// datapath
module datapath(clk, rst, sw, seg0, seg1,seg2,seg3, mem_addr, mem_wdata, mem_we, mem_rdata);
export LEC_CHECK = 0
export ABC_AREA = 0
export CAP_MARGIN = 15
export CELL_PAD_IN_SITES_DETAIL_PLACEMENT = 2
export CORE_ASPECT_RATIO = 0.65
export CORE_MARGIN = 10
export CORE_UTILIZATION = 72
export CTS_CLUSTER_DIAMETER = 76
export CTS_CLUSTER_SIZE = 70
export MAX_ROUTING_LAYER = met5
export PLACE_DENSITY_LB_ADDON = 0.22
export SETUP_SLACK_MARGIN = -0.29
export SLEW_MARGIN = 10
create_clock -name core_clock -period 7.48 [get_ports {clk}]
run.sh (not shown) runs the stock make flow with config.mk's settings and CLKGATE_MAP_FILE=.
The baseline stopped in detailed placement (3_5_place_dp).
Rerun with:
ABC_AREA = unset   (was 0)
CAP_MARGIN = 20   (was 15)
CELL_PAD_IN_SITES_DETAIL_PLACEMENT = unset   (was 2)
CORE_ASPECT_RATIO = unset   (was 0.65)
CORE_MARGIN = 4   (was 10)
CORE_UTILIZATION = 40   (was 72)
CTS_CLUSTER_DIAMETER = unset   (was 76)
CTS_CLUSTER_SIZE = unset   (was 70)
MAX_ROUTING_LAYER = unset   (was met5)
PLACE_DENSITY_LB_ADDON = unset   (was 0.22)
SETUP_SLACK_MARGIN = unset   (was -0.29)
SLEW_MARGIN = 20   (was 10)
clock period = 5.15 ns   (was 7.48 ns; I/O delays follow)
Result: The changed run finished but fails on setup timing. Die size went up by 57%. Area after synthesis is unchanged. Synthesized cell count stays the same.
Rerun with:
CORE_UTILIZATION = 59   (was 40)
CTS_CLUSTER_SIZE = 99   (was unset)
clock period = 4.22 ns   (was 5.15 ns; I/O delays follow)
With this change the flow ended with an error in global routing (5_1_grt), error GRT-0232.
Die area went down by 31%.
Area after synthesis stays the same.
Synthesized cell count is unchanged.
Rerun with:
CORE_MARGIN = 2   (was 4)
CORE_UTILIZATION = 65   (was 59)
CTS_CLUSTER_SIZE = unset   (was 99)
MAX_ROUTING_LAYER = met4   (was unset)
clock period = 7.9 ns   (was 4.22 ns; I/O delays follow)
Result:
- The new run completed, yet does not pass: setup timing
- area after synthesis stays the same
- die size is lower by 12%
- synthesized cell count stays the same
Rerun with:
CORE_UTILIZATION = 58   (was 65)
MAX_ROUTING_LAYER = unset   (was met4)
SETUP_SLACK_MARGIN = -0.45   (was unset)
clock period = 6.19 ns   (was 7.9 ns; I/O delays follow)
Result: The changed run finished but failed the layout checks on setup timing. Non-clock buffer count goes up by 330. Routed wire length goes up by 3.9%. Worst setup slack loses 1400 ps.

---

build 10:
Starting RTL as in the previous note.
==> flow/config.mk <==
export PLATFORM = sky130hd
export DESIGN_NAME = datapath
export DESIGN_NICKNAME = datapath
export VERILOG_FILES = /design/flow/design.v
export SDC_FILE = /design/flow/constraint.sdc
export NUM_CORES = 4
export LEC_CHECK = 0
export ABC_AREA = 1
export CAP_MARGIN = 25
export CELL_PAD_IN_SITES_DETAIL_PLACEMENT = 1
export CELL_PAD_IN_SITES_GLOBAL_PLACEMENT = 3
export CORE_ASPECT_RATIO = 1.12
export CORE_MARGIN = 2
export CORE_UTILIZATION = 20
export CTS_CLUSTER_DIAMETER = 319
export GPL_ROUTABILITY_DRIVEN = 0
export GPL_TIMING_DRIVEN = 0
export HOLD_SLACK_MARGIN = 0.1
export MAX_ROUTING_LAYER = met5
export MIN_ROUTING_LAYER = met2
export PLACE_DENSITY = 0.37
export SLEW_MARGIN = 35
export TNS_END_PERCENT = 20
==> flow/constraint.sdc <==
create_clock -name core_clock -period 9.3 [get_ports {clk}]
set_input_delay 1.8600 -clock core_clock [delete_from_list [all_inputs] [get_ports {clk}]]
set_output_delay 1.8600 -clock core_clock [all_outputs]
set_load 0.01 [all_outputs]
Having completed the whole flow, build 10 delivered a layout that passed the timing, DRC and antenna checks.
[inputs] build 77 vs build 10
- MIN_ROUTING_LAYER removed (was met2)
- CAP_MARGIN changed from 25 to 20
- CORE_ASPECT_RATIO removed (was 1.12)
- TNS_END_PERCENT removed (was 20)
- SLEW_MARGIN changed from 35 to 20
- MAX_ROUTING_LAYER changed from met5 to met4
- CELL_PAD_IN_SITES_DETAIL_PLACEMENT removed (was 1)
- HOLD_SLACK_MARGIN removed (was 0.1)
- CTS_CLUSTER_DIAMETER changed from 319 to 55
- GPL_TIMING_DRIVEN removed (was 0)
- GPL_ROUTABILITY_DRIVEN removed (was 0)
- CELL_PAD_IN_SITES_GLOBAL_PLACEMENT removed (was 3)
- PLACE_DENSITY changed from 0.37 to 0.65
- CORE_UTILIZATION changed from 20 to 72
- ABC_AREA removed (was 1)
- SETUP_SLACK_MARGIN newly set to 1.14
## What came out
Build 77 did not finish; the tool stopped in global routing with error GRT-0232. Per the comparison of build 77 with build 10, cell count listed in synth_stat.txt went down by 768; synthesized cell count dropped 768; initial cell density of the core grew by 53 points. Summary: half-perimeter wire length of the detailed placement result, build 77 better than build 10. [build 77] number of buffers added for setup after CTS rose 64 relative to build 10. Build 77 vs. build 10: adder and majority gate portion of the synthesized area now larger, die area now sits lower.
#### Input delta (build 18 over build 77)
- PLACE_DENSITY: 0.65 -> unset
- CTS_CLUSTER_DIAMETER: 55 -> unset
- SETUP_SLACK_MARGIN: 1.14 -> -0.45
- PLACE_DENSITY_LB_ADDON: unset -> 0.01
- the clock period (ns, I/O delays scaled along): 9.3 -> 8.86
## What came out
- Among build 77 and build 18, the run that stopped before the end is build 77, and it is the only one.
- Build 77 is listed as incomplete: the tool reported an error in global routing and the run ended there.
- Although build 18 finished all stages, its layout failed final checks on setup timing.
- Higher worst setup slack before clock tree synthesis was reported by build 77, not build 18.
- Delta (build 18 minus build 77): number of cells in the yosys synthesis report now sits at about the same level, area after synthesis roughly the same, fraction of registers with async set/reset stayed essentially flat, number of clock buffers inserted by TritonCTS went down by 3, area figure in the yosys stat output held steady.
- Post-synthesis area per instance: build 77 vs build 18 identical
- Re total placed cells including tap cells: build 18 is about 2.7% up on build 77.
- Comparing build 77 against build 18, there is no change at all in die size.
- Re placeable core region: no difference whatsoever between build 18 and build 77.
Relative to build 18, the following input files were edited for build 28:
- CTS_CLUSTER_DIAMETER newly set to 243
- ABC_AREA newly set to 1
- the clock period (ns, I/O delays scaled along) changed from 8.86 to 8.32
Results
The layout from build 28, despite a flow that completed every stage, fails the layout checks, with the failing checks listed as setup timing. Per the comparison of build 28 with build 18, share of the clock period used by the worst path now sits higher. Build 28 vs build 18 — synthesized cell area climbed slightly. Compare build 18 and build 28 | via count lower: build 18.
